## run A
==> flow/design.v <==
module gcd (
    input  logic        clk_i,
    input  logic        rst_i,
    input  logic        start_i,
    input  logic [31:0] a_i,
    input  logic [31:0] b_i,
    output logic        busy_o,
    output logic        valid_o,
    output logic [31:0] result_o
);
    logic [31:0] a, a_nxt;
    logic [31:0] b, b_nxt;
    logic [5:0]  k, k_nxt;           
    logic [31:0] result, result_nxt;
    typedef enum logic [3:0] {
        IDLE       = 4'b0000,
        LOAD       = 4'b0001,
        CHK_ZERO   = 4'b0010,
        FACTOR2    = 4'b0011,
        STRIP_A    = 4'b0100,
        STRIP_B    = 4'b0101,
        CMP        = 4'b0110,
        SUB        = 4'b0111,
        DONE       = 4'b1000
    } state_t;
    state_t state, state_nxt;
    logic a_is_zero, b_is_zero;
    logic both_even, a_even, b_even;
    logic a_gt_b;
    logic b_will_be_zero;           
    assign a_is_zero = (a == 0);
    assign b_is_zero = (b == 0);
    assign both_even = (a[0] == 0) && (b[0] == 0);
    assign a_even    = (a[0] == 0);
    assign b_even    = (b[0] == 0);
    assign a_gt_b    = (a > b);
    logic load_inputs, inc_k, shift_a, shift_b, swap, set_res;
    always_comb begin
        state_nxt   = state;
        load_inputs = 1'b0;
        inc_k       = 1'b0;
        shift_a     = 1'b0;
        shift_b     = 1'b0;
        swap        = 1'b0;
        set_res     = 1'b0;
        a_nxt      = a;
        b_nxt      = b;
        k_nxt      = k;
        result_nxt = result;
        b_will_be_zero = 1'b0;
        case (state)
            IDLE: begin
                if (start_i) begin
                    load_inputs = 1'b1;           
                    state_nxt   = LOAD;
                end
            end
            LOAD: begin
                a_nxt = a_i;                      
                b_nxt = b_i;
                k_nxt = 6'd0;                     
                state_nxt = CHK_ZERO;
            end
            CHK_ZERO: begin
                if (a_is_zero && b_is_zero) begin
                    set_res     = 1'b1;
                    result_nxt  = 32'd0;
                    state_nxt   = DONE;
                end else if (a_is_zero) begin
                    set_res     = 1'b1;
                    result_nxt  = b;
                    state_nxt   = DONE;
                end else if (b_is_zero) begin
                    set_res     = 1'b1;
                    result_nxt  = a;
                    state_nxt   = DONE;
                end else begin
                    state_nxt = FACTOR2;
                end
            end
            FACTOR2: begin
                if (both_even) begin
                    shift_a = 1'b1;
                    shift_b = 1'b1;
                    inc_k   = 1'b1;
                    a_nxt = a >> 1;
                    b_nxt = b >> 1;
                    k_nxt = k + 1'b1;
                    state_nxt = FACTOR2;           
                end else begin
                    state_nxt = STRIP_A;
                end
            end
            STRIP_A: begin
                if (a_even) begin
                    shift_a = 1'b1;
                    a_nxt   = a >> 1;
                    state_nxt = STRIP_A;
                end else begin
                    state_nxt = STRIP_B;
                end
            end
            STRIP_B: begin
                if (b_even) begin
                    shift_b = 1'b1;
                    b_nxt   = b >> 1;
                    state_nxt = STRIP_B;
                end else begin
                    state_nxt = CMP;
                end
            end
            CMP: begin
                if (a_gt_b) begin
                    swap  = 1'b1;
                    a_nxt = b;
                    b_nxt = a;
                end
                state_nxt = SUB;
            end
            SUB: begin
                b_nxt = b - a;                      
                b_will_be_zero = (b_nxt == 0);
                if (b_will_be_zero) begin
                    set_res     = 1'b1;
                    result_nxt  = a << k;         
                    state_nxt   = DONE;
                end else begin
                    state_nxt = STRIP_B;
                end
            end
            DONE: begin
                state_nxt = IDLE;                  
            end
            default: state_nxt = IDLE;            
        endcase
    end
    always_ff @(posedge clk_i or posedge rst_i) begin
        if (rst_i) begin
            a      <= 32'd0;
            b      <= 32'd0;
            k      <= 6'd0;
            result <= 32'd0;
        end else begin
            a      <= a_nxt;
            b      <= b_nxt;
            k      <= k_nxt;
            result <= result_nxt;
        end
    end
    always_ff @(posedge clk_i or posedge rst_i) begin
        if (rst_i)
            state <= IDLE;
        else
            state <= state_nxt;
    end
    always_ff @(posedge clk_i or posedge rst_i) begin
        if (rst_i) begin
            busy_o   <= 1'b0;
            valid_o  <= 1'b0;
            result_o <= 32'd0;
        end else begin
            busy_o   <= (state != IDLE) && (state != DONE);
            valid_o  <= set_res;                
            result_o <= result_nxt;
        end
    end
endmodule
make LEC_CHECK=0 ABC_AREA=0 CAP_MARGIN=20 CORE_ASPECT_RATIO=1.98 CORE_MARGIN=2 CORE_UTILIZATION=40 CTS_CLUSTER_DIAMETER=379 CTS_CLUSTER_SIZE=98 HOLD_SLACK_MARGIN=0.06 PLACE_DENSITY=0.37 SETUP_SLACK_MARGIN=-0.6 SLEW_MARGIN=20 TNS_END_PERCENT=10 finish   # period 6.0 ns
run.sh (not shown) runs the stock make flow with config.mk's settings and CLKGATE_MAP_FILE=.
Run A did not stop at any stage, and its layout met the timing, design-rule and antenna checks.
Setup changes, run A to run B
# run A
export LEC_CHECK = 0
export ABC_AREA = 0
export CAP_MARGIN = 20
export CORE_ASPECT_RATIO = 1.98
export CORE_MARGIN = 2
export CORE_UTILIZATION = 40
export CTS_CLUSTER_DIAMETER = 379
export CTS_CLUSTER_SIZE = 98
export HOLD_SLACK_MARGIN = 0.06
export PLACE_DENSITY = 0.37
export SETUP_SLACK_MARGIN = -0.6
export SLEW_MARGIN = 20
export TNS_END_PERCENT = 10
create_clock -name core_clock -period 6.0 [get_ports {clk_i}]
# run B
export LEC_CHECK = 0
export CAP_MARGIN = 20
export CORE_MARGIN = 2
export CORE_UTILIZATION = 61
export PLACE_DENSITY = 0.6
export SLEW_MARGIN = 20
create_clock -name core_clock -period 5.02 [get_ports {clk_i}]
Results
- Looking only at instance count after placement with tap cells included, and setting everything else aside, the higher value of run B and run A goes to run A.
- Of run B and run A, the run reporting the lower routed length on met1 was run B.
- Diff run B and run A: combined global-route utilization of all metal layers higher in run B
- Where wire length after detailed routing is concerned, run A is outperformed by run B.
- Post-route standard cell area excluding fillers for run B: 0.58% up relative to run A
### run B -> run C
# run B
export LEC_CHECK = 0
export CAP_MARGIN = 20
export CORE_MARGIN = 2
export CORE_UTILIZATION = 61
export PLACE_DENSITY = 0.6
export SLEW_MARGIN = 20
create_clock -name core_clock -period 5.02 [get_ports {clk_i}]
# run C
export LEC_CHECK = 0
export ABC_AREA = 1
export CAP_MARGIN = 20
export CELL_PAD_IN_SITES_DETAIL_PLACEMENT = 2
export CORE_MARGIN = 2
export CORE_UTILIZATION = 37
export GPL_ROUTABILITY_DRIVEN = 0
export PLACE_DENSITY = 0.6
export SLEW_MARGIN = 20
export TNS_END_PERCENT = 15
create_clock -name core_clock -period 6.0 [get_ports {clk_i}]
--- outcome ---
- Run C did not stop at any stage, and its layout met the timing, design-rule and antenna checks.
- When run C is measured against run B, its number of cells in the yosys synthesis report turns out 42% higher.
- Relative to run B, area growth from synthesis to layout has gone up in run C.
- In run C, global-route usage is higher than in run B.
- Taking run C over run B, the final instance area ratio works out to 1.08.
For run D, these inputs were changed with respect to run C:
# run C
export LEC_CHECK = 0
export ABC_AREA = 1
export CAP_MARGIN = 20
export CELL_PAD_IN_SITES_DETAIL_PLACEMENT = 2
export CORE_MARGIN = 2
export CORE_UTILIZATION = 37
export GPL_ROUTABILITY_DRIVEN = 0
export PLACE_DENSITY = 0.6
export SLEW_MARGIN = 20
export TNS_END_PERCENT = 15
create_clock -name core_clock -period 6.0 [get_ports {clk_i}]
# run D
export LEC_CHECK = 0
export ABC_AREA = 1
export CAP_MARGIN = 20
export CORE_ASPECT_RATIO = 0.5
export CORE_MARGIN = 2
export CORE_UTILIZATION = 40
export CTS_CLUSTER_DIAMETER = 379
export CTS_CLUSTER_SIZE = 98
export PLACE_DENSITY_LB_ADDON = 0.04
export SETUP_SLACK_MARGIN = 0.07
export SLEW_MARGIN = 20
export TNS_END_PERCENT = 10
create_clock -name core_clock -period 6.0 [get_ports {clk_i}]
Notes after the runs:
- When run D is measured against run C, its data required time at the worst endpoint turns out 0.03 ns lower.
- Via count (lower): run D
- Clock skew was lower in run D than in run C.
- | number of cells in the finished layout apart from fillers | higher: run C |
- Delta (run D minus run C): count of clock-buffer cells in the layout rose 1, final clock period utilization by the worst path shows a reduction of 12 points, area overhead of the layout relative to synthesis shrank by 0.62 points.

* * *

Starts from the design.v that is shown in full above.
clock: 2.97 ns
lec_check: 0
abc_area: 1
cap_margin: 35
cell_pad_in_sites_detail_placement: 2
cell_pad_in_sites_global_placement: 2
core_margin: 8
core_utilization: 32
cts_cluster_size: 76
min_routing_layer: met1
place_density_lb_addon: 0.01
slew_margin: 10
tns_end_percent: 60
The baseline finished but fails on negative setup slack.
==> next run, changes <==
Settings changed: ABC_AREA 1 to 0, CAP_MARGIN 35 to 20, CELL_PAD_IN_SITES_GLOBAL_PLACEMENT 2 to 0, CORE_MARGIN 8 to 2, CORE_UTILIZATION 32 to 72, PLACE_DENSITY_LB_ADDON 0.01 to 0.17, SETUP_SLACK_MARGIN set to 1.54, SLEW_MARGIN 10 to 20, TNS_END_PERCENT 60 to 55.
Clock period 2.97 ns to 8.45 ns, I/O delays scaled along.
Result:
- The new run stopped in 3_5_place_dp, error DPL-0033
- die size came out lower by well over a third
- synthesized area came out lower by a little under a tenth
- synthesized cell count came out lower by a quarter to a third
==> next run, changes <==
Settings changed: CAP_MARGIN 20 to 5, CELL_PAD_IN_SITES_DETAIL_PLACEMENT 2 to 0, CORE_ASPECT_RATIO set to 0.5, CORE_MARGIN 2 to 10, CORE_UTILIZATION 72 to 59, CTS_CLUSTER_DIAMETER set to 309, CTS_CLUSTER_SIZE 76 to 98, HOLD_SLACK_MARGIN set to 0.27, PLACE_DENSITY set to 0.38, PLACE_DENSITY_LB_ADDON 0.17 to unset, SETUP_SLACK_MARGIN 1.54 to unset, TNS_END_PERCENT 55 to 5.
This time the run ran to the end with no violations.
Synthesized cell count is unchanged.
Die size is higher by 55%.
Synthesized area stays the same.
==> next run, changes <==
Settings changed: CAP_MARGIN 5 to 20, CORE_ASPECT_RATIO 0.5 to unset, CORE_MARGIN 10 to 2, CORE_UTILIZATION 59 to 70, CTS_CLUSTER_DIAMETER 309 to 26, CTS_CLUSTER_SIZE 98 to 76, HOLD_SLACK_MARGIN 0.27 to unset, PLACE_DENSITY 0.38 to 0.35, SETUP_SLACK_MARGIN set to 0.47, TNS_END_PERCENT 5 to 55.
Clock period 8.45 ns to 3.18 ns, I/O delays scaled along.
Outcome:
- Now the flow aborted during 5_1_grt
- area after synthesis stays the same
- die size shrinks by 34%
- synthesized cell count is unchanged
